[design/flow/config.mk]
export PLATFORM = sky130hd
export DESIGN_NAME = lidar_system_top
export DESIGN_NICKNAME = lidar_system_top
export VERILOG_FILES = /design/flow/design.v
export SDC_FILE = /design/flow/constraint.sdc
export NUM_CORES = 4
export LEC_CHECK = 0
export ABC_AREA = 1
export CAP_MARGIN = 20
export CORE_ASPECT_RATIO = 0.74
export CORE_MARGIN = 2
export CORE_UTILIZATION = 40
export HOLD_SLACK_MARGIN = 0.11
export SLEW_MARGIN = 15
export TNS_END_PERCENT = 30
[design/flow/constraint.sdc]
create_clock -name core_clock -period 10.0 [get_ports {clk}]
set_input_delay 2.0000 -clock core_clock [delete_from_list [all_inputs] [get_ports {clk}]]
set_output_delay 2.0000 -clock core_clock [all_outputs]
set_load 0.01 [all_outputs]
[design/flow/design.v]
`timescale 1ns/1ps
module RxD (
    input  wire       clk,
    input  wire       rx,        
    input  wire       rst,       
    output reg [7:0]  data,
    output reg        data_valid
);
    parameter CLK_FREQ = 100_000_000;            
    parameter BAUD     = 115200;
    localparam integer BAUD_TICKS = 868;         
    localparam integer HALF_BAUD  = 434;         
    reg [15:0] counter;                          
    reg [3:0]  bit_index;                        
    reg [9:0]  shift_reg;       
    reg [9:0]  next_shift;                      
    reg        receiving;                
    reg rx_ff1, rx_ff2; 
    wire rx_sync;
    always @(posedge clk) begin
        if (rst) begin
            rx_ff1 <= 1'b1;
            rx_ff2 <= 1'b1;
        end else begin
            rx_ff1 <= rx;
            rx_ff2 <= rx_ff1;
        end
    end
    assign rx_sync = rx_ff2;
    always @(posedge clk) begin
        if (rst) begin                           
            receiving  <= 1'b0;
            counter    <= 0;
            bit_index  <= 0;
            shift_reg  <= 10'b1111111111;
            data       <= 8'h00;
            data_valid <= 1'b0;
        end else begin
            data_valid <= 1'b0;                  
            if (!receiving) begin                
                if (rx_sync == 1'b0) begin
                    receiving <= 1'b1;           
                    counter   <= HALF_BAUD;      
                    bit_index <= 0;              
                end
            end else begin                       
                if (counter == BAUD_TICKS - 1) begin     
                    counter <= 0;                
                    next_shift = {rx_sync, shift_reg[9:1]};
                    shift_reg <= next_shift;
                    if (bit_index == 9) begin    
                        receiving  <= 1'b0;
                        data       <= next_shift[8:1];       
                        data_valid <= 1'b1;                  
                    end
                    bit_index <= bit_index + 1;      
                end else begin
                    counter <= counter + 1;          
                end
            end
        end
    end
endmodule
module TxD (
    input wire clk,
    input wire [7:0] data,
    input wire send,
    input wire rst,
    output reg tx,
    output reg busy
);
    parameter CLK_FREQ = 100000000;  
    parameter BAUD     = 115200;
    localparam integer BAUD_TICKS = 868;
    reg [15:0] counter;
    reg [3:0]  bit_index;
    reg [9:0]  shift_reg;
    always @(posedge clk) begin
        if (rst) begin
            busy      <= 1'b0;                 
            tx        <= 1'b1;                 
            counter   <= 0;
            bit_index <= 0;
            shift_reg <= 10'b1111111111;
        end 
        else begin
            if (!busy) begin
                tx <= 1'b1;  
                if (send) begin
                    shift_reg <= {1'b1, data, 1'b0}; 
                    busy      <= 1'b1;
                    counter   <= 0;
                    bit_index <= 0;
                end
            end 
            else begin 
                if (counter == BAUD_TICKS - 1) begin
                    counter   <= 0;
                    tx        <= shift_reg[0];  
                    shift_reg <= {1'b1, shift_reg[9:1]};  
                    bit_index <= bit_index + 1;
                    if (bit_index == 9) begin
                        busy <= 1'b0; 
                    end
                end 
                else begin
                    counter <= counter + 1;
                end
            end
        end
    end
endmodule
module data_parser (
    input  wire        clk,
    input  wire        rst,
    input  wire [7:0]  data_in,              
    input  wire        data_valid,           
    output reg  [7:0]  CT_out,               
    output reg [15:0]  FSA_out,
    output reg [15:0]  LSA_out,
    output reg         start_frame,          
    output reg         frame_done,
    output reg         sample_valid,         
    output reg [15:0]  sample_value,         
    output reg [15:0]  sample_idx           
);
    localparam S_HDR1      = 4'd0;          
    localparam S_HDR2      = 4'd1;
    localparam S_CT        = 4'd2;
    localparam S_FSA_LO    = 4'd3;
    localparam S_FSA_HI    = 4'd4;
    localparam S_LSA_LO    = 4'd5;
    localparam S_LSA_HI    = 4'd6;
    localparam S_SAMPLE_LO = 4'd7;
    localparam S_SAMPLE_HI = 4'd8;
    reg [3:0] state;                         
    reg [7:0] sample_lo;                     
    reg [15:0] next_sample_idx;              
    reg [15:0] sample_value_buf;
    reg [15:0] sample_idx_buf;
    reg        sample_ready;          
    reg        frame_done_pending;    
    always @(posedge clk) begin
        if (rst) begin                       
            state            <= S_HDR1;
            CT_out           <= 8'd0;
            FSA_out          <= 16'd0;
            LSA_out          <= 16'd0;
            start_frame      <= 1'b0;
            sample_valid     <= 1'b0;
            sample_value     <= 16'd0;
            sample_idx       <= 16'd0;
            frame_done       <= 1'b0;
            sample_lo        <= 8'd0;
            next_sample_idx  <= 16'd0;
            sample_value_buf <= 16'd0;
            sample_idx_buf   <= 16'd0;
            sample_ready     <= 1'b0;
            frame_done_pending<=1'b0;
        end else begin                       
            start_frame  <= 1'b0;
            sample_valid <= 1'b0;
            frame_done   <= 1'b0;
            if (sample_ready) begin
                sample_valid <= 1'b1;
                sample_value <= sample_value_buf;
                sample_idx   <= sample_idx_buf;
                if (frame_done_pending) begin
                    frame_done <= 1'b1;
                end
                sample_ready      <= 1'b0;
                frame_done_pending<= 1'b0;
            end
            case (state)
                S_HDR1: if (data_valid && data_in == 8'h55) state <= S_HDR2;      
                S_HDR2: if (data_valid) begin                       
                    if (data_in == 8'hAA) state <= S_CT;
                    else if (data_in == 8'h55) state <= S_HDR2;      
                    else state <= S_HDR1;                            
                end
                S_CT: if (data_valid) begin              
                    CT_out <= data_in;
                    start_frame <= 1'b1;
                    state <= S_FSA_LO;
                end
                S_FSA_LO: if (data_valid) begin          
                    FSA_out[7:0] <= data_in;
                    state <= S_FSA_HI;
                end
                S_FSA_HI: if (data_valid) begin          
                    FSA_out[15:8] <= data_in;
                    state <= S_LSA_LO;
                end
                S_LSA_LO: if (data_valid) begin          
                    LSA_out[7:0] <= data_in;
                    state <= S_LSA_HI;
                end
                S_LSA_HI: if (data_valid) begin          
                    LSA_out[15:8] <= data_in;
                    next_sample_idx <= 16'd0;            
                    state <= S_SAMPLE_LO;
                end
                S_SAMPLE_LO: if (data_valid) begin       
                    sample_lo <= data_in;
                    state <= S_SAMPLE_HI;
                end
                S_SAMPLE_HI: if (data_valid) begin
                    sample_value_buf <= {data_in, sample_lo};        
                    sample_idx_buf   <= next_sample_idx;
                    sample_ready     <= 1'b1;
                    if (next_sample_idx + 1 == CT_out) begin         
                        frame_done_pending <= 1'b1;
                        next_sample_idx <= 16'd0;
                        state <= S_HDR1;
                    end else begin
                        next_sample_idx <= next_sample_idx + 1;      
                        state <= S_SAMPLE_LO;
                    end
                end
                default: state <= S_HDR1;                            
            endcase
        end
    end
endmodule
module sample_processor (
    input  wire        clk,
    input  wire        rst,
    input  wire        start_frame,
    input  wire        sample_valid,
    input  wire [15:0] sample_value,
    input  wire [15:0] sample_idx_in,
    output reg  [15:0] max_idx,
    output reg  [15:0] min_idx,
    output reg  [15:0] max_dist,
    output reg  [15:0] min_dist,
    output reg  [15:0] obs_alert
);
    wire [10:0] THRESH = 11'b10000000000;
    wire is_close = sample_value < THRESH;
    wire [15:0] mask = (sample_idx_in < 16) ? (16'h1 << sample_idx_in) : 16'h0;
    always @(posedge clk) begin
        if (rst) begin                       
            max_idx  <= 16'd0;
            min_idx  <= 16'd0;
            max_dist <= 16'd0;
            min_dist <= 16'hFFFF;
            obs_alert<= 16'd0;
        end else if (start_frame) begin
            max_idx  <= 16'd0;                       
            min_idx  <= 16'd0;
            max_dist <= 16'd0;
            min_dist <= 16'hFFFF;
            obs_alert<= 16'd0;
        end else if (sample_valid) begin
            if (sample_value > max_dist) begin       
                max_dist <= sample_value;
                max_idx  <= sample_idx_in;
            end
            if (sample_value < min_dist) begin
                min_dist <= sample_value;
                min_idx  <= sample_idx_in;
            end
            obs_alert <= obs_alert | (mask & {16{is_close}});
        end
    end
endmodule
module angle_calc_simple (
    input  wire        clk,
    input  wire        rst,         
    input  wire        start,       
    input  wire [15:0] FSA,
    input  wire [15:0] LSA,
    input  wire [7:0]  CT,         
    input  wire [15:0] max_idx, 
    input  wire [15:0] min_idx,
    output reg  [15:0] max_angle,
    output reg  [15:0] min_angle,
    output reg         done         
);
    function [4:0] ct_log2;
        input [7:0] in_ct;
        begin
            case (in_ct)
                8'd1:   ct_log2 = 5'd0;
                8'd2:   ct_log2 = 5'd1;
                8'd4:   ct_log2 = 5'd2;
                8'd8:   ct_log2 = 5'd3;
                8'd16:  ct_log2 = 5'd4;
                8'd32:  ct_log2 = 5'd5;
                8'd64:  ct_log2 = 5'd6;
                8'd128: ct_log2 = 5'd7;
                default: ct_log2 = 5'd0;
            endcase
        end
    endfunction
    reg [15:0] FSA_r, LSA_r;
    reg [7:0]  CT_r;
    reg [15:0] max_idx_r, min_idx_r;
    reg [31:0] span_r;    
    reg [4:0]  k_r;       
    reg        do_calc;   
    wire [31:0] delta_w;
    assign delta_w = (k_r == 5'd0) ? span_r : (span_r >> k_r);
    wire [47:0] prod_max_w = delta_w * max_idx_r;
    wire [47:0] prod_min_w = delta_w * min_idx_r;
    wire [47:0] sum_max_w = prod_max_w + {32'd0, FSA_r};
    wire [47:0] sum_min_w = prod_min_w + {32'd0, FSA_r};
    wire [47:0] sum_max_adj_w = (sum_max_w >= 48'd36000) ? (sum_max_w - 48'd36000) : sum_max_w;
    wire [47:0] sum_min_adj_w = (sum_min_w >= 48'd36000) ? (sum_min_w - 48'd36000) : sum_min_w;
    always @(posedge clk) begin
        if (rst) begin                                   
            FSA_r     <= 16'd0;
            LSA_r     <= 16'd0;
            CT_r      <= 8'd0;
            max_idx_r <= 16'd0;
            min_idx_r <= 16'd0;
            span_r    <= 32'd0;
            k_r       <= 5'd0;
            do_calc   <= 1'b0;
            max_angle <= 16'd0;
            min_angle <= 16'd0;
            done      <= 1'b0;
        end else begin
            done <= 1'b0;
            if (start) begin                             
                FSA_r     <= FSA;
                LSA_r     <= LSA;
                CT_r      <= CT;
                max_idx_r <= max_idx;
                min_idx_r <= min_idx;
                if (LSA >= FSA) span_r <= LSA - FSA;     
                else             span_r <= (LSA + 16'd36000) - FSA;
                k_r <= ct_log2(CT);
                do_calc <= 1'b1;
            end else if (do_calc) begin                  
                max_angle <= sum_max_adj_w[15:0];
                min_angle <= sum_min_adj_w[15:0];
                done <= 1'b1;
                do_calc <= 1'b0;
            end
        end
    end
endmodule
`timescale 1ns/1ps
module distance_process (
    input  wire        clk,
    input  wire        rst,
    input  wire [7:0]  data_in,
    input  wire        data_valid,
    output wire [15:0] max_idx,
    output wire [15:0] min_idx,
    output wire [15:0] max_dist,
    output wire [15:0] min_dist,
    output wire [15:0] obs_alert,
    output wire [15:0] max_angle,
    output wire [15:0] min_angle,
    output wire        angle_done
);
    wire [7:0]  CT_w;
    wire [15:0] FSA_w, LSA_w;
    wire        start_frame_w;
    wire        sample_valid_w;
    wire [15:0] sample_value_w;
    wire [15:0] sample_idx_w;
    wire        frame_done_w;
    data_parser u_parser (
        .clk(clk),
        .rst(rst),
        .data_in(data_in),
        .data_valid(data_valid),
        .CT_out(CT_w),
        .FSA_out(FSA_w),
        .LSA_out(LSA_w),
        .start_frame(start_frame_w),
        .sample_valid(sample_valid_w),
        .sample_value(sample_value_w),
        .sample_idx(sample_idx_w),
        .frame_done(frame_done_w)
    );
    sample_processor u_sp (
        .clk(clk),
        .rst(rst),
        .start_frame(start_frame_w),
        .sample_valid(sample_valid_w),
        .sample_value(sample_value_w),
        .sample_idx_in(sample_idx_w),
        .max_idx(max_idx),
        .min_idx(min_idx),
        .max_dist(max_dist),
        .min_dist(min_dist),
        .obs_alert(obs_alert)
    );
    reg frame_done_d;
    reg angle_start_pulse;
    always @(posedge clk) begin
        if (rst) begin
            frame_done_d <= 1'b0;                
            angle_start_pulse <= 1'b0;
        end else begin
            frame_done_d <= frame_done_w;        
            angle_start_pulse <= frame_done_d;
        end
    end
    angle_calc_simple u_angle (
        .clk(clk),
        .rst(rst),
        .start(angle_start_pulse),
        .FSA(FSA_w),
        .LSA(LSA_w),
        .CT(CT_w),
        .max_idx(max_idx),
        .min_idx(min_idx),
        .max_angle(max_angle),
        .min_angle(min_angle),
        .done(angle_done)
    );
endmodule
`timescale 1ns/1ps
module lidar_system_top (
    input  wire clk,
    input  wire rst,
    input  wire rx,      
    output wire tx,      
    output wire [15:0] dbg_max_idx,
    output wire [15:0] dbg_min_idx,
    output wire [15:0] dbg_max_dist,
    output wire [15:0] dbg_min_dist,
    output wire [15:0] dbg_obs_alert,
    output wire [15:0] dbg_max_angle,
    output wire [15:0] dbg_min_angle,
    output wire        dbg_angle_done
);
    wire [7:0] rx_data;
    wire       rx_valid;
    RxD u_rxd (
        .clk(clk),
        .rx(rx),
        .rst(rst),
        .data(rx_data),
        .data_valid(rx_valid)
    );
    wire [15:0] max_idx, min_idx, max_dist, min_dist, obs_alert;
    wire [15:0] max_angle, min_angle;
    wire        angle_done;
    distance_process u_dp (
        .clk(clk),
        .rst(rst),
        .data_in(rx_data),
        .data_valid(rx_valid),
        .max_idx(max_idx),
        .min_idx(min_idx),
        .max_dist(max_dist),
        .min_dist(min_dist),
        .obs_alert(obs_alert),
        .max_angle(max_angle),
        .min_angle(min_angle),
        .angle_done(angle_done)
    );
    reg [7:0] tx_data;               
    reg       tx_send;               
    wire      tx_busy;               
    reg [31:0] tx_packet;            
    TxD u_txd (
        .clk(clk),
        .rst(rst),
        .data(tx_data),
        .send(tx_send),
        .tx(tx),
        .busy(tx_busy)
    );
    localparam TX_IDLE  = 3'd0;  
    localparam TX_PREP  = 3'd1;  
    localparam TX_SEND  = 3'd2;  
    localparam TX_WAIT  = 3'd3;  
    reg [2:0] tx_state;     
    reg [1:0] byte_ptr;     
    reg [15:0] send_word;   
    reg angle_done_d;
    always @(posedge clk) begin
        if (rst) angle_done_d <= 1'b0;
        else     angle_done_d <= angle_done;
    end
    always @(posedge clk) begin
        if (rst) begin                           
            tx_state   <= TX_IDLE;
            tx_send    <= 1'b0;
            tx_data    <= 8'd0;
            tx_packet  <= 32'd0;
            byte_ptr   <= 2'd0;
        end else begin
            tx_send <= 1'b0;
            case (tx_state)
                TX_IDLE: begin
                    if (angle_done_d) begin
                        tx_packet <= { min_angle[15:8], min_angle[7:0], max_angle[15:8], max_angle[7:0] };
                        byte_ptr <= 2'd0;            
                        tx_state <= TX_PREP;         
                    end
                end
                TX_PREP: begin
                    case (byte_ptr)                 
                        2'd0: tx_data <= tx_packet[7:0];     
                        2'd1: tx_data <= tx_packet[15:8];    
                        2'd2: tx_data <= tx_packet[23:16];   
                        2'd3: tx_data <= tx_packet[31:24];   
                        default: tx_data <= 8'h00;
                    endcase
                    tx_state <= TX_SEND;
                end
                TX_SEND: begin
                    if (!tx_busy) begin          
                        tx_send <= 1'b1;
                        tx_state <= TX_WAIT;
                    end
                end
                TX_WAIT: begin                       
                    if (!tx_busy) begin
                        if (byte_ptr == 2'd3) begin  
                            byte_ptr <= 2'd0;
                            tx_state <= TX_IDLE;
                       end else begin                
                            byte_ptr <= byte_ptr + 1'b1;
                            tx_state <= TX_PREP;
                        end
                    end
                end
                default: tx_state <= TX_IDLE;        
            endcase
        end
    end
    assign dbg_max_idx   = max_idx;
    assign dbg_min_idx   = min_idx;
    assign dbg_max_dist  = max_dist;
    assign dbg_min_dist  = min_dist;
    assign dbg_obs_alert = obs_alert;
    assign dbg_max_angle = max_angle;
    assign dbg_min_angle = min_angle;
    assign dbg_angle_done = angle_done;
endmodule
[design/flow/run.sh]
#!/bin/bash
# the make line also repeats each setting of config.mk as NAME=value (left out here)
make -C /OpenROAD-flow-scripts/flow DESIGN_CONFIG=/design/flow/config.mk WORK_HOME=/design/flow/orfs CLKGATE_MAP_FILE= finish
==> out/metrics.csv, run 1 <==
metric;value;unit
Crit path buffers/inverters;13;
aoi share;8.53;%
die area;136000;sq um
Clock net power;0.00178;W
hold endpoint;u_rxd.rx_ff2$_SDFF_PP1_;
Starting Density;40.3;%
# H-tree levels;2;
Int Pwr;0.00276;W
Reg clk slew, reported paths;0.09;ns
dpl hpwl;152000;microns
Least-Margin Pin Slew;1.12;ns
CTS Sinks;446;
Worst Hold Slack;0.409;ns
Gate power share;1.5;%
required time worst endpoint;10.57;ns
leading area contributor after synthesis;fa_1;
Layout Nets;8439;
die width;429;microns
min Tclk post-route;9.47;ns
vias;46900;
Synth top cell by count;nand2_1;
Setup TNS Final;0;ns
synthesized area per cell;7.36;sq um
Worst path depth;38;
CTS tree;yes;
PwrDens;62.2;nW/um^2
switching fraction of total power;23.6;%
hold path depth;1;
Net Count, Synth;8436;
Crit Path Max Fanout;21;
Slew headroom;23.7;%
Adder Area Share;38.9;%
Die H;318;microns
antenna fix cells;0;
r2r startpoint;u_dp.u_angle.span_r[30]$_SDFFE_PP0P_;
Final setup viols;0;
comb area leader;adder cells;
Iter 0 DRT Violations;4819;
mux frac, synth;0.0375;%
postcts setup bufs;0;
P_comb;0.0000545;W
I/O Pins;117;
DRC viols;0;
largest net degree at the start of global routing;91;
peak supply drop;0.127;mV
P_sw;0.000853;W
Hold Crit Class;reg -> reg;
vias per inst;5.19;
RD Place Congestion;0.969;
async set-reset flop share out of synthesis;0;%
data arrival time of the worst path;10.04;ns
CP Capture Type;register;
Syn. warnings;7;
Max Slew Vio Count;0;
CP Capture Point;u_dp.u_angle.max_angle[11]$_SDFFE_PP0P_;
Max Clock Skew;0.0423;ns
num rows;115;
Max stage delay on crit path;0.71;ns
final WL;186000;microns
synth cell count leaders;nand2_1, inv_1, fa_1, nor2_1, dfxtp_1;
most frequent CP cell;inv_1;
Startpoint Class;register;
# Cells Yosys;7261;
xor/xnor share of the synthesized area;1.19;%
reg2reg setup slack;0.53;ns
reg-to-reg critical path endpoint;u_dp.u_angle.max_angle[11]$_SDFFE_PP0P_;
max_cap viols;0;
Post-DRT Antenna Nets;0;
delay-heaviest family, CP;adder cells;
Clock Power Share;49.2;%
final hold viol count;0;
clk root buf;clkbuf_16;
number of port buffers;116;
Yosys top cell area share;30.5;%
status;complete, no violations;
area reported by Yosys stat;53400;sq um
first-pass GRT wire length;286000;microns
Tool Warnings;47;
register area share after synthesis;16.7;%
Worst R2R Path Depth;38;
HP Start;u_rxd.rx_ff1$_SDFF_PP1_;
Synth-to-Final Area Change;8.71;%
f_max;106;MHz
Post-synth EDFFs;0;
Core Box Area;133000;sq um
gr usage total;27.4;%
CP max stage cell;clkinv_1;
kind of critical path;reg -> reg;
grt total ovfl;0;
Top power group;sequential cells;
part of the cycle the worst path needs;94.7;%
initial antenna violation count;7;
Filler Cell Count;13700;
vias in the first global route;45700;
Basic Gates by Area;21.1;%
worst skew pair latency;0.64;ns
Top FF cell, synth;dfxtp_1;
Seq group;0.00178;W
DRT Pass-1 Iters;6;
Cells after Synth;7261;
mapped cell area;53400;sq um
synth top area cells;fa_1, dfxtp_1, nand2_1;
CTS Buf Count;45;
Max clock buf depth;3;
Synth Register Bits;446;
Leakage;29.0;nW
beginning of the critical path;u_dp.u_angle.span_r[30]$_SDFFE_PP0P_;
Routed WL per cell;20.6;microns
unrepaired setup endpoints after global routing;no;
Cell Type Count;56;
Sequential Power Share;49.3;%
## routing by layer
layer  global-route usage (%)  wire length (microns)
met3                     8.53                  22500
met2                     36.9                  71700
met1                     41.3                  85300
met5                        0                     45
met4                     8.22                   6540
## what timing repair did
| action | CTS | global route |
|---|---|---|
| resized | 0 | 1 |
| endpoints found under the setup margin | 0 | 10 |
| hold buffers | 0 | 0 |
## final cells by class
class / count / area, sq um / share of cell area, %
Clock buffer: 65 / 1310 / 2.26
Inverter: 1672 / 6280 / 10.8
Multi-Input combinational cell: 4897 / 37300 / 64.2
Sequential cell: 446 / 8930 / 15.4
Tap cell: 1755 / 2200 / 3.78
Timing Repair Buffer: 202 / 1860 / 3.20
Clock inverter: 15 / 200 / 0.345
## metrics by stage
stage	worst slack, ns	utilization, %	cells	area, sq um	total power (W)
finish	0.535	43.8	9052	58100	0.00361
detailed placement	0.662	42.6	8968	56500	0.00187
global route	0.142	43.8	9052	58100	0.00373
CTS	0.669	43.7	9048	58000	0.00365
global placement	0.704	42.6	8967	56500	0.00187
floorplan	2.67	-	7261	53400	0.00186
==> run 2, diff against run 1 <==
- ABC_AREA: 1 -> not set
- CELL_PAD_IN_SITES_GLOBAL_PLACEMENT: not set -> 1
- CORE_ASPECT_RATIO: 0.74 -> not set
- CORE_MARGIN: 2 -> 4
- CORE_UTILIZATION: 40 -> 64
- CTS_CLUSTER_DIAMETER: not set -> 29
- HOLD_SLACK_MARGIN: 0.11 -> not set
- MAX_ROUTING_LAYER: not set -> met4
- MIN_ROUTING_LAYER: not set -> met1
- PLACE_DENSITY: not set -> 0.52
- SETUP_SLACK_MARGIN: not set -> 0.52
- SLEW_MARGIN: 15 -> 20
- TNS_END_PERCENT: 30 -> not set
- clock period: 10.0 -> 15.8 ns (I/O delays scaled with it)
==> run 2 against run 1 <==
Effect of this change: sequential share of layout area grew 0.053 points; global-route usage rose by 9.9 points; register-to-register slack improved by 4.7 ns; core utilization up 27 points; sequential power fell by 37%; synthesized cell count fell by 14%; routed wire length down 17%; total power shrank 17%; clock-buffer cell count increased by 24; non-clock buffer count shrank 8; critical endpoint is now u_dp.u_angle.max_angle[6]$_SDFFE_PP0P_.
==> out/metrics.csv, run 2 <==
metric;value;unit;change
Clock net power;0.00184;W;was 0.00178 W
# hold bufs at CTS;0;;unchanged
Reg clk slew, reported paths;0.05;ns;was 0.09 ns
DRT Pass-1 Iters;6;;unchanged
reg2reg setup slack;5.20;ns;was 0.53 ns
synth top area cells;fa_1, dfxtp_1, ha_1;;was fa_1, dfxtp_1, nand2_1
worst skew pair latency;0.62;ns;was 0.64 ns
async set-reset flop share out of synthesis;0;%;unchanged
Startpoint Class;register;;unchanged
part of the cycle the worst path needs;67.1;%;was 94.7%
Syn. warnings;7;;unchanged
mux frac, synth;4.05;%;was 0.0375%
Synth top cell by count;inv_1;;was nand2_1
beginning of the critical path;u_dp.u_angle.k_r[0]$_SDFFE_PP0P_;;was u_dp.u_angle.span_r[30]$_SDFFE_PP0P_
most used routing layer;met2;;was met1
Layout Nets;7358;;was 8439
aoi share;10.3;%;was 8.53%
Least-Margin Pin Slew;1.14;ns;was 1.12 ns
# Cells Yosys;6254;;was 7261
met2 GRT Util;57.3;%;was 36.9%
CTS Buf Count;81;;was 45
synthesized area per cell;8.48;sq um;was 7.36 sq um
gr usage total;37.3;%;was 27.4%
postcts setup bufs;0;;unchanged
Leakage;27.7;nW;was 29.0 nW
data arrival time of the worst path;11.12;ns;was 10.04 ns
unrepaired setup endpoints after global routing;no;;unchanged
Core Box Area;82100;sq um;was 133000 sq um
CP Capture Point;u_dp.u_angle.max_angle[6]$_SDFFE_PP0P_;;was u_dp.u_angle.max_angle[11]$_SDFFE_PP0P_
Adder Area Share;39.2;%;was 38.9%
Cells after Synth;6254;;was 7261
Slew headroom;24.2;%;was 23.7%
r2r startpoint;u_dp.u_angle.k_r[0]$_SDFFE_PP0P_;;was u_dp.u_angle.span_r[30]$_SDFFE_PP0P_
Worst path depth;28;;was 38
peak supply drop;0.102;mV;was 0.127 mV
Iter 0 DRT Violations;3547;;was 4819
P_comb;0.0000271;W;
HP Start;u_rxd.rx_ff1$_SDFF_PP1_;;unchanged
Gate power share;0.9;%;was 1.5%
DRC viols;0;;unchanged
kind of critical path;reg -> reg;;unchanged
vias per inst;5.91;;was 5.19
Final Non-Filler Cells;7324;;was 9052
I/O Pins;117;;unchanged
dpl hpwl;118000;microns;was 152000 microns
GR Util met1;48.0;%;was 41.3%
Max Slew Vio Count;0;;unchanged
CTS Sinks;446;;unchanged
initial antenna violation count;2;;was 7
clk root buf;clkbuf_16;;unchanged
Post-DRT Antenna Nets;0;;unchanged
Top power group;clock;;was sequential cells
Yosys top cell area share;30.7;%;was 30.5%
hold endpoint;u_rxd.rx_ff2$_SDFF_PP1_;;unchanged
Crit path buffers/inverters;6;;was 13
first-pass GRT wire length;249000;microns;was 286000 microns
synth cell count leaders;inv_1, nand2_1, fa_1, dfxtp_1, nor2_1;;was nand2_1, inv_1, fa_1, nor2_1, dfxtp_1
status;complete, no violations;;unchanged
Starting Density;64.6;%;was 40.3%
Int Pwr;0.00231;W;was 0.00276 W
Synth-to-Final Area Change;9.14;%;was 8.71%
hold path depth;1;;unchanged
# H-tree levels;3;;was 2
f_max;94.4;MHz;was 106 MHz
PwrDens;51.7;nW/um^2;was 62.2 nW/um^2
Worst R2R Path Depth;28;;was 38
xor/xnor share of the synthesized area;1.77;%;was 1.19%
Tool Warnings;49;;was 47
leading area contributor after synthesis;fa_1;;unchanged
Setup TNS Final;0;ns;unchanged
Synth Register Bits;446;;unchanged
Seq group;0.00113;W;was 0.00178 W
delay-heaviest family, CP;adder cells;;unchanged
final hold viol count;0;;unchanged
Post-synth EDFFs;0;;unchanged
Clock Power Share;61.4;%;was 49.2%
area reported by Yosys stat;53100;sq um;was 53400 sq um
reg-to-reg critical path endpoint;u_dp.u_angle.max_angle[6]$_SDFFE_PP0P_;;was u_dp.u_angle.max_angle[11]$_SDFFE_PP0P_
vias;43300;;was 46900
Hold Crit Class;reg -> reg;;unchanged
comb area leader;adder cells;;unchanged
largest net degree at the start of global routing;100;;was 91
Max clock buf depth;3;;unchanged
Top FF cell, synth;dfxtp_1;;unchanged
dpl cells;7169;;was 8968
min Tclk post-route;10.60;ns;was 9.47 ns
register area;8940;sq um;was 8930 sq um
number of port buffers;116;;unchanged
P_sw;0.000683;W;was 0.000853 W
Filler Cell Count;6530;;was 13700
grt total ovfl;0;;unchanged
Sequential Power Share;37.7;%;was 49.3%
Basic Gates by Area;17.8;%;was 21.1%
max_cap viols;0;;unchanged
switching fraction of total power;22.8;%;was 23.6%
CP max stage cell;dfxtp_1;;was clkinv_1
Cell Type Count;93;;was 56
mapped cell area;53100;sq um;was 53400 sq um
final WL;155000;microns;was 186000 microns
Final setup viols;0;;unchanged
Max stage delay on crit path;0.88;ns;was 0.71 ns
vias in the first global route;44900;;was 45700
RD Place Congestion;0.936;;was 0.969
Die H;296;microns;was 318 microns
die area;87600;sq um;was 136000 sq um
die width;296;microns;was 429 microns
CP Capture Type;register;;unchanged
cts repair resizes;0;;unchanged
Routed WL per cell;21.1;microns;was 20.6 microns
required time worst endpoint;16.33;ns;was 10.57 ns
met3 usage;7.24;%;was 8.53%
Net Count, Synth;7429;;was 8436
register area share after synthesis;16.8;%;was 16.7%
num rows;105;;was 115
Crit Path Max Fanout;32;;was 21
CTS tree;yes;;unchanged
Max Clock Skew;0.0305;ns;was 0.0423 ns
Combinational Area;38900;sq um;was 37300 sq um
most frequent CP cell;fa_1;;was inv_1
run 2: area by class of cell:
class,instances,share of cell area [%]
tap,1070,2.31
timing repair buffer,194,3.04
clock buffer,89,3.67
sequential,446,15.4
clock inverter,63,1.39
antenna,2,0.00864
multi-input combinational,4390,67.2
inverter,1070,6.94
run 2: metal layers:
metal | wire length (microns) | vias to the layer above | share of wire, %
met3 | 13100 | 412 | 8.4
met1 | 62700 | 21300 | 41
li1 | - | 19600 | -
met4 | 8700 | 0 | 5.6
met5 | 0 | - | 0
met2 | 70400 | 1875 | 45
run 2: stage by stage:
stage | power (W) | instance area, sq um | util [%] | hold slack [ns] | worst slack (ns)
4_1_cts | 0.00301 | 57900 | 70.5 | 0.416 | 5.37
2_1_floorplan | 0.00117 | 53100 | - | 0.389 | 7.54
6_report | 0.00299 | 57900 | 70.5 | 0.414 | 5.20
5_1_grt | 0.00307 | 57900 | 70.5 | 0.421 | 4.55
3_5_place_dp | 0.00118 | 55000 | 66.9 | 0.402 | 5.45
3_3_place_gp | 0.00118 | 55000 | 66.9 | 0.393 | 5.64
==> run 3, diff against run 2 <==
- ABC_AREA: not set -> 0
- CELL_PAD_IN_SITES_GLOBAL_PLACEMENT: 1 -> not set
- CORE_MARGIN: 4 -> 2
- CORE_UTILIZATION: 64 -> 72
- CTS_CLUSTER_DIAMETER: 29 -> not set
- MAX_ROUTING_LAYER: met4 -> not set
- MIN_ROUTING_LAYER: met1 -> not set
- PLACE_DENSITY: 0.52 -> 0.35
- SETUP_SLACK_MARGIN: 0.52 -> 1.91
- clock period: 15.8 -> 7.69 ns (I/O delays scaled with it)
==> run 3 against run 2 <==
Effect of this change: now fails the layout checks on setup timing; non-clock buffer count is 587 higher; synthesized cell count stayed put; maximum frequency is 19% higher; total power is 59% higher; sequential power is 110% higher; clock skew is 0.069 ns higher; first-iteration DRC count is 58% higher; critical path type unchanged; highest routed layer is now met5.
==> out/metrics.csv, run 3 <==
metric;value;unit;change
DRT Pass-1 Iters;8;;was 6
first-pass GRT wire length;275000;microns;was 249000 microns
largest net degree at the start of global routing;94;;was 100
Net Count, Synth;7429;;unchanged
Adder Area Share;39.2;%;unchanged
Cell Type Count;93;;unchanged
Synth top cell by count;inv_1;;unchanged
area reported by Yosys stat;53100;sq um;unchanged
mapped cell area;53100;sq um;unchanged
register area share after synthesis;16.8;%;unchanged
Synth Register Bits;446;;unchanged
synth top area cells;fa_1, dfxtp_1, ha_1;;unchanged
status;failed layout checks;;was complete, no violations
die width;275;microns;was 296 microns
PwrDens;75.8;nW/um^2;was 51.7 nW/um^2
Final setup viols;22;;was 0
gr usage total;47.1;%;was 37.3%
xor/xnor share of the synthesized area;1.77;%;unchanged
leading area contributor after synthesis;fa_1;;unchanged
Clock Power Share;50.1;%;was 61.4%
Least-Margin Pin Slew;1.07;ns;was 1.14 ns
Routed WL per cell;23.3;microns;was 21.1 microns
num rows;99;;was 105
# hold bufs at CTS;0;;unchanged
final hold viol count;0;;unchanged
kind of critical path;reg -> reg;;unchanged
Worst Hold Slack;0.454;ns;was 0.414 ns
Basic Gates by Area;17.8;%;unchanged
hold endpoint;u_dp.angle_start_pulse$_SDFF_PP0_;;was u_rxd.rx_ff2$_SDFF_PP1_
Top FF cell, synth;dfxtp_1;;unchanged
Final Non-Filler Cells;7732;;was 7324
max_cap viols;0;;unchanged
hold path depth;1;;unchanged
routed length on met2;77700;microns;was 70400 microns
Layout Check Fails;setup timing;;
r2r startpoint;u_dp.u_angle.span_r[8]$_SDFFE_PP0P_;;was u_dp.u_angle.k_r[0]$_SDFFE_PP0P_
worst skew pair latency;0.69;ns;was 0.62 ns
async set-reset flop share out of synthesis;0;%;unchanged
Starting Density;72.7;%;was 64.6%
Iter 0 DRT Violations;5620;;was 3547
total power;0.00475;W;was 0.00299 W
Int Pwr;0.00364;W;was 0.00231 W
Max Slew Vio Count;0;;unchanged
synth cell count leaders;inv_1, nand2_1, fa_1, dfxtp_1, nor2_1;;unchanged
Yosys top cell area share;30.7;%;unchanged
Slew headroom;28.3;%;was 24.2%
number of port buffers;116;;unchanged
P_sw;0.00111;W;was 0.000683 W
clk root buf;clkbuf_16;;unchanged
Setup TNS Final;-23.21;ns;was 0 ns
I/O Pins;117;;unchanged
Worst R2R Path Depth;30;;was 28
HP Start;u_dp.frame_done_d$_SDFF_PP0_;;was u_rxd.rx_ff1$_SDFF_PP1_
P_comb;0.0000579;W;
reg2reg setup slack;-1.20;ns;was 5.20 ns
grt total ovfl;0;;unchanged
uppermost layer routed;met5;;was met4
final WL;180000;microns;was 155000 microns
beginning of the critical path;u_dp.u_angle.span_r[8]$_SDFFE_PP0P_;;was u_dp.u_angle.k_r[0]$_SDFFE_PP0P_
Worst path depth;30;;was 28
min Tclk post-route;8.89;ns;was 10.60 ns
Final WS setup;-1.20;ns;was 5.20 ns
dpl hpwl;130000;microns;was 118000 microns
aoi share;10.3;%;unchanged
met3 routed wirelength;24100;microns;was 13100 microns
# H-tree levels;2;;was 3
required time worst endpoint;8.14;ns;was 16.33 ns
Crit Path Max Fanout;8;;was 32
Syn. warnings;7;;unchanged
unrepaired setup endpoints after global routing;yes;;was no
WL met1;63300;microns;was 62700 microns
Max stage delay on crit path;0.81;ns;was 0.88 ns
Layout Nets;7913;;was 7358
# Cells Yosys;6254;;unchanged
CP max stage cell;dfxtp_1;;unchanged
reg-to-reg critical path endpoint;u_dp.u_angle.min_angle[6]$_SDFFE_PP0P_;;was u_dp.u_angle.max_angle[6]$_SDFFE_PP0P_
Top power group;clock;;unchanged
CP Capture Type;register;;unchanged
CTS Sinks;446;;unchanged
Post-DRT Antenna Nets;0;;unchanged
Filler Cell Count;3953;;was 6530
Die H;275;microns;was 296 microns
initial antenna violation count;2;;unchanged
Cells after Synth;6254;;unchanged
mux frac, synth;4.05;%;unchanged
Max clock buf depth;3;;unchanged
peak supply drop;0.193;mV;was 0.102 mV
synthesized area per cell;8.48;sq um;unchanged
Core Box Area;73000;sq um;was 82100 sq um
switching fraction of total power;23.4;%;was 22.8%
Hold Crit Class;reg -> reg;;unchanged
CTS tree;yes;;unchanged
delay-heaviest family, CP;adder cells;;unchanged
Startpoint Class;register;;unchanged
Leakage;30.4;nW;was 27.7 nW
dpl cells;7560;;was 7169
RD Place Congestion;1.01;;was 0.936
CP Capture Point;u_dp.u_angle.min_angle[6]$_SDFFE_PP0P_;;was u_dp.u_angle.max_angle[6]$_SDFFE_PP0P_
Gate power share;1.2;%;was 0.9%
DRC viols;0;;unchanged
Synth-to-Final Area Change;18.1;%;was 9.14%
die area;75900;sq um;was 87600 sq um
vias per inst;6.30;;was 5.91
Sequential Power Share;48.7;%;was 37.7%
Post-synth EDFFs;0;;unchanged
vias;48700;;was 43300
vias in the first global route;50500;;was 44900
f_max;113;MHz;was 94.4 MHz
Seq group;0.00232;W;was 0.00113 W
Clock net power;0.00238;W;was 0.00184 W
Max Clock Skew;0.0995;ns;was 0.0305 ns
data arrival time of the worst path;9.34;ns;was 11.12 ns
part of the cycle the worst path needs;116;%;was 67.1%
comb area leader;adder cells;;unchanged
Tool Warnings;52;;was 49
most frequent CP cell;fa_1;;unchanged
Crit path buffers/inverters;7;;was 6
CTS Buf Count;48;;was 81
Reg clk slew, reported paths;0.06;ns;was 0.05 ns
==> run 3: layer usage <==
layer  up-vias  GRT usage (%)
li1      20700              -
met1     23500           58.3
met3      1118           15.3
met4         2           29.9
met5         -              0
met2      3428           71.2
==> run 3: through the flow <==
| step | worst slack [ns] | util, % | cell area, sq um |
|---|---|---|---|
| floorplan | 0.261 | - | 53900 |
| global placement | -0.629 | 81.1 | 59200 |
| detailed placement | -0.826 | 81.1 | 59200 |
| CTS | -0.322 | 85.1 | 62100 |
| global route | -1.25 | 85.9 | 62700 |
| finish | -1.20 | 85.9 | 62700 |
==> run 3: what timing repair did <==
item | 4_1_cts | 5_1_grt
cloned | 5 | 2
resized | 144 | 91
pin swaps | 49 | 49
setup endpoints to repair | 22 | 22
setup buffers | 57 | 22
==> run 3: area by class of cell <==
class | instances | area, sq um | area share [%]
Timing Repair Buffer | 781 | 6820 | 10.9
Multi-Input combinational cell | 4391 | 40100 | 64.0
Tap cell | 959 | 1200 | 1.91
Clock buffer | 62 | 1310 | 2.10
Inverter | 1070 | 4020 | 6.42
Clock inverter | 21 | 272 | 0.433
Sequential cell | 446 | 8950 | 14.3
Antenna cell | 2 | 5.00 | 0.00799
==> run 4, diff against run 3 <==
- ABC_AREA: 0 -> not set
- CAP_MARGIN: 20 -> 40
- CORE_ASPECT_RATIO: not set -> 1.14
- GPL_ROUTABILITY_DRIVEN: not set -> 0
- GPL_TIMING_DRIVEN: not set -> 1
- MAX_ROUTING_LAYER: not set -> met4
- PLACE_DENSITY: 0.35 -> not set
- PLACE_DENSITY_LB_ADDON: not set -> 0.28
- SETUP_SLACK_MARGIN: 1.91 -> -0.37
- TNS_END_PERCENT: not set -> 5
- clock period: 7.69 -> 7.27 ns (I/O delays scaled with it)
==> run 4 against run 3 <==
Effect of this change: the flow now stops in global routing; synthesized cell count stayed put; die area hardly changed; area after synthesis did not move.
==> out/metrics.csv, run 4 <==
metric;value;unit;change
# Cells Yosys;6254;;unchanged
comb area leader;adder cells;;unchanged
leading area contributor after synthesis;fa_1;;unchanged
synth cell count leaders;inv_1, nand2_1, fa_1, dfxtp_1, nor2_1;;unchanged
Net Count, Synth;7429;;unchanged
async set-reset flop share out of synthesis;0;%;unchanged
Core Box Area;73200;sq um;was 73000 sq um
Adder Area Share;39.2;%;unchanged
register area share after synthesis;16.8;%;unchanged
Post-synth EDFFs;0;;unchanged
Basic Gates by Area;17.8;%;unchanged
num rows;106;;was 99
Cells after Synth;6254;;unchanged
Syn. warnings;7;;unchanged
mapped cell area;53100;sq um;unchanged
area reported by Yosys stat;53100;sq um;unchanged
Err;[ERROR GRT-0232] Routing congestion too high. Check the congestion heatmap in the GUI.;;
CTS Sinks;446;;unchanged
CTS Buf Count;40;;was 48
number of port buffers;116;;unchanged
status;did not finish;;was failed layout checks
Die H;294;microns;was 275 microns
grt total ovfl;197;;
I/O Pins;117;;unchanged
Top FF cell, synth;dfxtp_1;;unchanged
# H-tree levels;2;;unchanged
Last stage;global routing;;
die area;75900;sq um;about the same
# hold bufs at CTS;0;;unchanged
Max clock buf depth;3;;unchanged
aoi share;10.3;%;unchanged
Synth top cell by count;inv_1;;unchanged
die width;258;microns;was 275 microns
Starting Density;72.5;%;was 72.7%
synth top area cells;fa_1, dfxtp_1, ha_1;;unchanged
Cell Type Count;93;;unchanged
dpl cells;7684;;was 7560
synthesized area per cell;8.48;sq um;unchanged
Synth Register Bits;446;;unchanged
mux frac, synth;4.05;%;unchanged
gr usage total;78.2;%;
xor/xnor share of the synthesized area;1.77;%;unchanged
clk root buf;clkbuf_16;;unchanged
dpl hpwl;134000;microns;was 130000 microns
Placement Cell Area;59800;sq um;was 59200 sq um
Yosys top cell area share;30.7;%;unchanged
run 4: routing by layer:
layer  global-route usage (%)  GRT overflow
met5                        -             -
met4                     75.3            62
met3                     66.1            22
met2                     91.6            99
met1                     75.8            14
run 4: timing repair:
action	4_1_cts
gates cloned	2
gates resized	193
pin swaps	117
buffers inserted	83
endpoints found under the setup margin	22
run 4: through the flow:
stage / hold WS [ns] / worst slack, ns
3_5_place_dp: 0.400 / -1.40
4_1_cts: 0.416 / -0.809
3_3_place_gp: 0.397 / -1.22
2_1_floorplan: 0.389 / -0.395
==> run 5, diff against run 4 <==
- CORE_ASPECT_RATIO: 1.14 -> 0.69
- CTS_CLUSTER_DIAMETER: not set -> 29
- HOLD_SLACK_MARGIN: not set -> -0.1
- MAX_ROUTING_LAYER: met4 -> not set
- PLACE_DENSITY: not set -> 0.64
- PLACE_DENSITY_LB_ADDON: 0.28 -> not set
- SETUP_SLACK_MARGIN: -0.37 -> 1.87
- clock period: 7.27 -> 6.45 ns (I/O delays scaled with it)
==> run 5 against run 4 <==
Effect of this change: the layout now fails its checks (setup timing); area after synthesis unchanged; synthesized cell count unchanged; die area about the same.
==> out/metrics.csv, run 5 <==
metric;value;unit;change
status;failed layout checks;;was did not finish
Layout Check Fails;setup timing;;
met2 GRT Util;65.2;%;
hold path depth;1;;
CP max stage cell;fa_1;;
# hold bufs at CTS;0;;unchanged
# H-tree levels;2;;unchanged
P_comb;0.0000745;W;
Least-Margin Pin Slew;0.874;ns;
beginning of the critical path;u_dp.u_angle.k_r[1]$_SDFFE_PP0P_;;
max_cap viols;0;;
Final WS setup;-1.92;ns;
required time worst endpoint;6.88;ns;
final hold viol count;0;;
pre-CTS setup slack;-1.85;ns;was -1.40 ns
vias;47800;;
Crit path buffers/inverters;12;;
Cells after Synth;6254;;unchanged
reg-to-reg critical path endpoint;u_dp.u_angle.min_angle[11]$_SDFFE_PP0P_;;
Max Clock Skew;0.0297;ns;
Syn. warnings;7;;unchanged
Crit Path Max Fanout;11;;
min Tclk post-route;8.37;ns;
vias in the first global route;48800;;
Clock net power;0.00268;W;
Yosys top cell area share;30.7;%;unchanged
Synth-to-Final Area Change;18.5;%;
Layout Nets;8011;;
CTS Sinks;446;;unchanged
most frequent CP cell;fa_1;;
mapped cell area;53100;sq um;unchanged
Max clock buf depth;3;;unchanged
total power;0.00551;W;
Die H;230;microns;was 294 microns
Basic Gates by Area;17.8;%;unchanged
P_sw;0.00127;W;
Synth Register Bits;446;;unchanged
Seq group;0.00276;W;
async set-reset flop share out of synthesis;0;%;unchanged
die width;331;microns;was 258 microns
dpl hpwl;134000;microns;about the same
gr usage total;45.4;%;
largest net degree at the start of global routing;86;;
f_max;120;MHz;
Max stage delay on crit path;0.53;ns;
CP Capture Point;u_dp.u_angle.min_angle[11]$_SDFFE_PP0P_;;
HP Start;u_rxd.rx_ff1$_SDFF_PP1_;;
synth cell count leaders;inv_1, nand2_1, fa_1, dfxtp_1, nor2_1;;unchanged
Worst path depth;35;;
mux frac, synth;4.05;%;unchanged
Post-DRT Antenna Nets;0;;
number of port buffers;116;;unchanged
xor/xnor share of the synthesized area;1.77;%;unchanged
Sequential Power Share;50.0;%;
area reported by Yosys stat;53100;sq um;unchanged
aoi share;10.3;%;unchanged
Slew headroom;41.4;%;
synth top area cells;fa_1, dfxtp_1, ha_1;;unchanged
register area share after synthesis;16.8;%;unchanged
Startpoint Class;register;;
Core Box Area;72700;sq um;was 73200 sq um
Adder Area Share;39.2;%;unchanged
CTS Buf Count;41;;was 40
switching fraction of total power;23.1;%;
leading area contributor after synthesis;fa_1;;unchanged
CTS tree;yes;;
Int Pwr;0.00424;W;
I/O Pins;117;;unchanged
unrepaired setup endpoints after global routing;yes;;
Reg clk slew, reported paths;0.07;ns;
die area;75900;sq um;about the same
grt total ovfl;0;;
part of the cycle the worst path needs;130;%;
Leakage;30.8;nW;
worst skew pair latency;0.59;ns;
# Cells Yosys;6254;;unchanged
Max Slew Vio Count;0;;
Iter 0 DRT Violations;5509;;
comb area leader;adder cells;;unchanged
data arrival time of the worst path;8.80;ns;
Starting Density;72.9;%;was 72.5%
Net Count, Synth;7429;;unchanged
Worst R2R Path Depth;35;;
Worst Hold Slack;0.413;ns;
num rows;82;;was 106
antenna fix cells;0;;
Gate power share;1.4;%;
Synth top cell by count;inv_1;;unchanged
hold endpoint;u_rxd.rx_ff2$_SDFF_PP1_;;
Cell Type Count;93;;unchanged
peak supply drop;0.263;mV;
first-pass GRT wire length;269000;microns;
kind of critical path;reg -> reg;;
CP Capture Type;register;;
GR Util met1;63.6;%;
DRC viols;0;;
Top FF cell, synth;dfxtp_1;;unchanged
met3 usage;17.2;%;
Final setup viols;22;;
vias per inst;6.11;;
reg2reg setup slack;-1.92;ns;
Clock Power Share;48.6;%;
Tool Warnings;52;;
clk root buf;clkbuf_16;;unchanged
Routed WL per cell;21.5;microns;
Post-synth EDFFs;0;;unchanged
delay-heaviest family, CP;adder cells;;
r2r startpoint;u_dp.u_angle.k_r[1]$_SDFFE_PP0P_;;
most used routing layer;met2;;
DRT Pass-1 Iters;9;;
synthesized area per cell;8.48;sq um;unchanged
PwrDens;87.7;nW/um^2;
final WL;169000;microns;
Hold Crit Class;reg -> reg;;
initial antenna violation count;4;;
Top power group;sequential cells;;
[run 5: area by class of cell]
cell class	count	area, sq um
flip-flops and latches	446	8950
multi-input cells	4390	39500
repair buffers	887	7710
clock inverters	23	342
fillers	4073	9860
well taps	966	1210
inverters	1070	4020
clock buffers	50	1110
[run 5: repair_timing]
action                                  CTS  global route
gates resized                            58            41
pin swaps                                23            23
endpoints found under the setup margin   24            24
cloned                                    1             0
buffers inserted                         10            16
[run 5: routing by layer]
| layer | share of wire (%) | up-vias |
|---|---|---|
| met2 | 42 | 3144 |
| met4 | 3.9 | 8 |
| met1 | 39 | 23200 |
| met5 | 0.034 | - |
| met3 | 15 | 535 |
| li1 | - | 20900 |
[run 5: metrics by stage]
| stage | std cells | utilization, % | TNS [ns] | cell area [sq um] |
|---|---|---|---|---|
| after global routing | 7832 | 86.4 | -44.45 | 62900 |
| after floorplan | 6254 | - | -20.42 | 53800 |
| after CTS | 7814 | 86.0 | -33.82 | 62500 |
| after detailed placement | 7730 | 83.4 | -38.47 | 60700 |
| final | 7832 | 86.4 | -39.86 | 62900 |
| after global placement | 7722 | 83.3 | -34.18 | 60600 |
==> run 6, diff against run 5 <==
- ABC_AREA: not set -> 1
- CAP_MARGIN: 40 -> 20
- CORE_ASPECT_RATIO: 0.69 -> not set
- CORE_UTILIZATION: 72 -> 71
- CTS_CLUSTER_DIAMETER: 29 -> not set
- CTS_CLUSTER_SIZE: not set -> 72
- GPL_ROUTABILITY_DRIVEN: 0 -> not set
- GPL_TIMING_DRIVEN: 1 -> not set
- HOLD_SLACK_MARGIN: -0.1 -> not set
- PLACE_DENSITY: 0.64 -> not set
- PLACE_DENSITY_LB_ADDON: not set -> 0.27
- SETUP_SLACK_MARGIN: 1.87 -> not set
- TNS_END_PERCENT: 5 -> not set
- clock period: 6.45 -> 6.67 ns (I/O delays scaled with it)
==> run 6 against run 5 <==
Effect of this change: still fails the layout checks on setup timing; final area increased by 2.4%; clock-buffer cell count increased by 11; core utilization increased by 0.083 points; combinational power increased by 27%; first-iteration DRC count increased by 43%; final cell count increased by 14%; synthesized cell count increased by 16%; routed wire length increased by 24%; non-clock buffer count decreased by 77; largest cell class unchanged; largest power group is now clock.
==> out/metrics.csv, run 6 <==
metric;value;unit;change
status;failed layout checks;;unchanged
Layout Check Fails;setup timing;;unchanged
# H-tree levels;2;;unchanged
Synth-to-Final Area Change;20.6;%;was 18.5%
Int Pwr;0.00424;W;about the same
comb area leader;adder cells;;unchanged
PwrDens;86.4;nW/um^2;was 87.7 nW/um^2
Slew headroom;17.5;%;was 41.4%
Core Box Area;74400;sq um;was 72700 sq um
required time worst endpoint;7.25;ns;was 6.88 ns
register area share after synthesis;16.7;%;was 16.8%
Top FF cell, synth;dfxtp_1;;unchanged
async set-reset flop share out of synthesis;0;%;unchanged
clk root buf;clkbuf_16;;unchanged
dpl hpwl;151000;microns;was 134000 microns
die width;278;microns;was 331 microns
Routed WL per cell;23.6;microns;was 21.5 microns
Post-synth EDFFs;0;;unchanged
reg-to-reg critical path endpoint;u_dp.u_angle.min_angle[9]$_SDFFE_PP0P_;;was u_dp.u_angle.min_angle[11]$_SDFFE_PP0P_
kind of critical path;reg -> reg;;unchanged
Starting Density;71.7;%;was 72.9%
met3 usage;18.2;%;was 17.2%
data arrival time of the worst path;8.26;ns;was 8.80 ns
I/O Pins;117;;unchanged
peak supply drop;0.199;mV;was 0.263 mV
P_sw;0.00133;W;was 0.00127 W
Die H;278;microns;was 230 microns
part of the cycle the worst path needs;115;%;was 130%
Max Clock Skew;0.0465;ns;was 0.0297 ns
max_cap viols;0;;unchanged
Tool Warnings;54;;was 52
delay-heaviest family, CP;adder cells;;unchanged
switching fraction of total power;23.9;%;was 23.1%
CP max stage cell;fa_1;;unchanged
Leakage;32.5;nW;was 30.8 nW
Post-DRT Antenna Nets;0;;unchanged
Synth Register Bits;446;;unchanged
unrepaired setup endpoints after global routing;yes;;unchanged
f_max;130;MHz;was 120 MHz
most used routing layer;met2;;unchanged
hold path depth;2;;was 1
vias in the first global route;55000;;was 48800
area reported by Yosys stat;53400;sq um;was 53100 sq um
DRT Pass-1 Iters;16;;was 9
Final WS setup;-1.01;ns;was -1.92 ns
initial antenna violation count;10;;was 4
Gate power share;1.7;%;was 1.4%
die area;77400;sq um;was 75900 sq um
Cell Type Count;56;;was 93
num rows;100;;was 82
Sequential Power Share;47.9;%;was 50.0%
HP Start;u_dp.frame_done_d$_SDFF_PP0_;;was u_rxd.rx_ff1$_SDFF_PP1_
Adder Area Share;38.9;%;was 39.2%
Filler Cell Count;3935;;was 4073
Final setup viols;22;;unchanged
RD Place Congestion;1.04;;
final hold viol count;0;;unchanged
synth cell count leaders;nand2_1, inv_1, fa_1, nor2_1, dfxtp_1;;was inv_1, nand2_1, fa_1, dfxtp_1, nor2_1
# Cells Yosys;7261;;was 6254
Worst R2R Path Depth;36;;was 35
synthesized area per cell;7.36;sq um;was 8.48 sq um
Crit path buffers/inverters;12;;unchanged
Yosys top cell area share;30.5;%;was 30.7%
vias;55500;;was 47800
gr usage total;50.8;%;was 45.4%
Clock net power;0.00281;W;was 0.00268 W
synth top area cells;fa_1, dfxtp_1, nand2_1;;was fa_1, dfxtp_1, ha_1
final WL;210000;microns;was 169000 microns
largest net degree at the start of global routing;104;;was 86
Cells after Synth;7261;;was 6254
number of port buffers;116;;unchanged
CP Capture Point;u_dp.u_angle.min_angle[9]$_SDFFE_PP0P_;;was u_dp.u_angle.min_angle[11]$_SDFFE_PP0P_
Hold Crit Class;reg -> reg;;unchanged
pre-CTS setup slack;-1.01;ns;was -1.85 ns
beginning of the critical path;u_dp.u_angle.k_r[0]$_SDFFE_PP0P_;;was u_dp.u_angle.k_r[1]$_SDFFE_PP0P_
GR Util met1;57.4;%;was 63.6%
Crit Path Max Fanout;7;;was 11
met2 GRT Util;77.7;%;was 65.2%
Syn. warnings;7;;unchanged
Clock Power Share;50.4;%;was 48.6%
mux frac, synth;0.0375;%;was 4.05%
min Tclk post-route;7.68;ns;was 8.37 ns
aoi share;8.53;%;was 10.3%
Reg clk slew, reported paths;0.07;ns;about the same
Net Count, Synth;8436;;was 7429
P_comb;0.0000945;W;was 0.0000745 W
Seq group;0.00267;W;was 0.00276 W
CTS tree;yes;;unchanged
xor/xnor share of the synthesized area;1.19;%;was 1.77%
r2r startpoint;u_dp.u_angle.k_r[0]$_SDFFE_PP0P_;;was u_dp.u_angle.k_r[1]$_SDFFE_PP0P_
Basic Gates by Area;21.1;%;was 17.8%
first-pass GRT wire length;302000;microns;was 269000 microns
grt total ovfl;0;;unchanged
worst skew pair latency;0.65;ns;was 0.59 ns
Iter 0 DRT Violations;7864;;was 5509
Final Util;86.5;%;was 86.4%
DRC viols;0;;unchanged
CTS Buf Count;46;;was 41
Startpoint Class;register;;unchanged
Top power group;clock;;was sequential cells
hold endpoint;u_dp.angle_start_pulse$_SDFF_PP0_;;was u_rxd.rx_ff2$_SDFF_PP1_
Layout Nets;9051;;was 8011
Max clock buf depth;3;;unchanged
reg2reg setup slack;-1.01;ns;was -1.92 ns
Synth top cell by count;nand2_1;;was inv_1
Max stage delay on crit path;0.75;ns;was 0.53 ns
Least-Margin Pin Slew;1.23;ns;was 0.874 ns
CTS Sinks;446;;unchanged
CP Capture Type;register;;unchanged
leading area contributor after synthesis;fa_1;;unchanged
mapped cell area;53400;sq um;was 53100 sq um
Max Slew Vio Count;0;;unchanged
Worst path depth;36;;was 35
vias per inst;6.23;;was 6.11
run 6: what timing repair did:
item	4_1_cts	5_1_grt
resized	116	425
hold buffers	0	0
setup buffers	17	31
pin swaps	11	129
cloned	4	6
setup endpoints to repair	22	22
run 6: through the flow:
| step | cells | TNS, ns | total power [W] | cell area (sq um) | hold slack, ns |
|---|---|---|---|---|---|
| 6_report | 8898 | -16.40 | 0.00557 | 64400 | 0.445 |
| 4_1_cts | 8844 | -10.53 | 0.00551 | 62400 | 0.439 |
| 3_5_place_dp | 8740 | -17.68 | 0.00281 | 60200 | 0.403 |
| 3_3_place_gp | 8740 | -16.20 | 0.00281 | 60200 | 0.390 |
| 5_1_grt | 8881 | -21.90 | 0.00563 | 64400 | 0.449 |
| 2_1_floorplan | 7261 | 0 | 0.00279 | 53700 | 0.388 |
run 6: metal layers:
| layer | routed length (microns) | vias up |
|---|---|---|
| li1 | - | 23100 |
| met4 | 24000 | 10 |
| met3 | 30700 | 1871 |
| met5 | 262 | - |
| met2 | 88800 | 4922 |
| met1 | 66200 | 25600 |
run 6: area by class of cell:
type / count / area, sq um / area share, %
multi-input combinational: 4900 / 39200 / 60.9
sequential: 446 / 8930 / 13.9
timing repair buffer: 810 / 7060 / 11.0
inverter: 1672 / 6320 / 9.82
clock buffer: 61 / 1270 / 1.97
tap: 969 / 1210 / 1.88
clock inverter: 22 / 323 / 0.501
antenna: 18 / 45.0 / 0.0699
==> run 7, diff against run 6 <==
- ABC_AREA: 1 -> not set
- CAP_MARGIN: 20 -> 40
- CORE_ASPECT_RATIO: not set -> 1.14
- CORE_UTILIZATION: 71 -> 70
- CTS_CLUSTER_SIZE: 72 -> not set
- GPL_ROUTABILITY_DRIVEN: not set -> 0
- GPL_TIMING_DRIVEN: not set -> 1
- MAX_ROUTING_LAYER: not set -> met4
- PLACE_DENSITY_LB_ADDON: 0.27 -> 0.1
- SETUP_SLACK_MARGIN: not set -> 1.76
- TNS_END_PERCENT: not set -> 5
- clock period: 6.67 -> 7.77 ns (I/O delays scaled with it)
==> run 7 against run 6 <==
Effect of this change: the layout still fails its checks (setup timing); routed wire length fell by 21%; global-route usage is 7.4 points lower; critical path depth is 5 lower; via count fell by 15%; core utilization decreased by 4.3 points; die area increased by 0.77%; total power decreased by 18%; first-iteration DRC count decreased by 44%; clock-buffer cell count decreased by 6; sequential share of layout area rose by 0.66 points; combinational power shrank 39%; maximum frequency shrank 8.6%; largest cell class unchanged; largest power group is now sequential cells.
==> out/metrics.csv, run 7 <==
metric;value;unit;change
Yosys top cell area share;30.7;%;was 30.5%
DRT Pass-1 Iters;7;;was 16
status;failed layout checks;;unchanged
clk root buf;clkbuf_16;;unchanged
beginning of the critical path;u_dp.u_angle.span_r[16]$_SDFFE_PP0P_;;was u_dp.u_angle.k_r[0]$_SDFFE_PP0P_
CTS Buf Count;40;;was 46
switching fraction of total power;21.4;%;was 23.9%
synthesized area per cell;8.48;sq um;was 7.36 sq um
Crit path buffers/inverters;9;;was 12
num rows;107;;was 100
gr usage total;43.4;%;was 50.8%
PwrDens;73.8;nW/um^2;was 86.4 nW/um^2
grt total ovfl;0;;unchanged
synth cell count leaders;inv_1, nand2_1, fa_1, dfxtp_1, nor2_1;;was nand2_1, inv_1, fa_1, nor2_1, dfxtp_1
Tool Warnings;50;;was 54
vias;47200;;was 55500
f_max;119;MHz;was 130 MHz
peak supply drop;0.224;mV;was 0.199 mV
Placement Cell Area;59100;sq um;was 60200 sq um
part of the cycle the worst path needs;108;%;was 115%
CP Capture Point;u_dp.u_angle.min_angle[7]$_SDFFE_PP0P_;;was u_dp.u_angle.min_angle[9]$_SDFFE_PP0P_
Post-synth EDFFs;0;;unchanged
register area share after synthesis;16.8;%;was 16.7%
Post-DRT Antenna Nets;0;;unchanged
Hold Crit Class;reg -> reg;;unchanged
Synth top cell by count;inv_1;;was nand2_1
mux frac, synth;4.05;%;was 0.0375%
synth top area cells;fa_1, dfxtp_1, ha_1;;was fa_1, dfxtp_1, nand2_1
P_comb;0.0000579;W;was 0.0000945 W
Least-Margin Pin Slew;0.948;ns;was 1.23 ns
Max clock buf depth;3;;unchanged
antenna fix cells;0;;was 18
Synth-to-Final Area Change;16.0;%;was 20.6%
data arrival time of the worst path;8.83;ns;was 8.26 ns
Clock Power Share;48.3;%;was 50.4%
area reported by Yosys stat;53100;sq um;was 53400 sq um
initial antenna violation count;0;;was 10
aoi share;10.3;%;was 8.53%
die area;78000;sq um;was 77400 sq um
max_cap viols;0;;unchanged
Crit Path Max Fanout;12;;was 7
vias per inst;6.14;;was 6.23
Max Clock Skew;0.0190;ns;was 0.0465 ns
DRC viols;0;;unchanged
Syn. warnings;7;;unchanged
# H-tree levels;2;;unchanged
Clock net power;0.00220;W;was 0.00281 W
final hold viol count;0;;unchanged
Final Util;82.2;%;was 86.5%
Max Slew Vio Count;0;;unchanged
Basic Gates by Area;17.8;%;was 21.1%
first-pass GRT wire length;257000;microns;was 302000 microns
required time worst endpoint;8.20;ns;was 7.25 ns
Max stage delay on crit path;0.56;ns;was 0.75 ns
xor/xnor share of the synthesized area;1.77;%;was 1.19%
# Cells Yosys;6254;;was 7261
P_sw;0.000973;W;was 0.00133 W
Gate power share;1.3;%;was 1.7%
Net Count, Synth;7429;;was 8436
Slew headroom;36.7;%;was 17.5%
unrepaired setup endpoints after global routing;yes;;unchanged
Reg clk slew, reported paths;0.07;ns;about the same
Final WS setup;-0.636;ns;was -1.01 ns
Core Box Area;74800;sq um;was 74400 sq um
die width;262;microns;was 278 microns
Int Pwr;0.00357;W;was 0.00424 W
Iter 0 DRT Violations;4374;;was 7864
Layout Nets;7849;;was 9051
Starting Density;70.9;%;was 71.7%
kind of critical path;reg -> reg;;unchanged
worst skew pair latency;0.57;ns;was 0.65 ns
Worst R2R Path Depth;31;;was 36
CP Capture Type;register;;unchanged
leading area contributor after synthesis;fa_1;;unchanged
HP Start;u_rxd.rx_ff1$_SDFF_PP1_;;was u_dp.frame_done_d$_SDFF_PP0_
Worst path depth;31;;was 36
reg-to-reg critical path endpoint;u_dp.u_angle.min_angle[7]$_SDFFE_PP0P_;;was u_dp.u_angle.min_angle[9]$_SDFFE_PP0P_
Startpoint Class;register;;unchanged
Cells after Synth;6254;;was 7261
dpl hpwl;128000;microns;was 151000 microns
Sequential Power Share;50.4;%;was 47.9%
comb area leader;adder cells;;unchanged
hold endpoint;u_rxd.rx_ff2$_SDFF_PP1_;;was u_dp.angle_start_pulse$_SDFF_PP0_
Cell Type Count;93;;was 56
Top FF cell, synth;dfxtp_1;;unchanged
async set-reset flop share out of synthesis;0;%;unchanged
I/O Pins;117;;unchanged
final WL;165000;microns;was 210000 microns
delay-heaviest family, CP;adder cells;;unchanged
Synth Register Bits;446;;unchanged
r2r startpoint;u_dp.u_angle.span_r[16]$_SDFFE_PP0P_;;was u_dp.u_angle.k_r[0]$_SDFFE_PP0P_
CP max stage cell;fa_1;;unchanged
reg2reg setup slack;-0.64;ns;was -1.01 ns
Final setup viols;22;;unchanged
hold path depth;1;;was 2
Setup TNS Final;-11.17;ns;was -16.40 ns
Layout Check Fails;setup timing;;unchanged
Adder Area Share;39.2;%;was 38.9%
min Tclk post-route;8.41;ns;was 7.68 ns
Routed WL per cell;21.5;microns;was 23.6 microns
mapped cell area;53100;sq um;was 53400 sq um
CTS Sinks;446;;unchanged
Die H;298;microns;was 278 microns
largest net degree at the start of global routing;88;;was 104
number of port buffers;116;;unchanged
Top power group;sequential cells;;was clock
vias in the first global route;49100;;was 55000
Leakage;30.0;nW;was 32.5 nW
fin area;61500;sq um;was 64400 sq um
CTS tree;yes;;unchanged
Seq group;0.00229;W;was 0.00267 W
total power;0.00454;W;was 0.00557 W
==> run 7: layout make-up <==
type	instances	area, sq um
multi-input cells	4392	39700
fillers	4586	13300
flip-flops and latches	446	8940
repair buffers	724	6220
inverters	1070	4020
well taps	981	1230
clock buffers	55	1180
clock inverters	17	268
==> run 7: repair_timing <==
action,in CTS,in global routing
cloned,0,4
resized,22,98
pin swaps,7,49
hold buffers,0,0
setup endpoints to repair,22,22
hold endpoints to repair,0,0
buffers inserted,13,23
==> run 7: routing by layer <==
metal	share of wire, %	GRT usage, %
met1	35	50.8
met3	10	8.58
met5	0	-
met2	46	67.0
met4	9.0	30.4
==> run 7: metrics by stage <==
stage / setup slack [ns] / instances / hold slack [ns]
after floorplan: 0.338 / 6254 / 0.389
after global placement: -0.510 / 7564 / 0.395
after detailed placement: -0.530 / 7572 / 0.398
after CTS: -0.297 / 7657 / 0.415
after global routing: -0.906 / 7685 / 0.426
final: -0.636 / 7685 / 0.412
Power figures rest on the tool's default switching activity, not on a simulated workload.
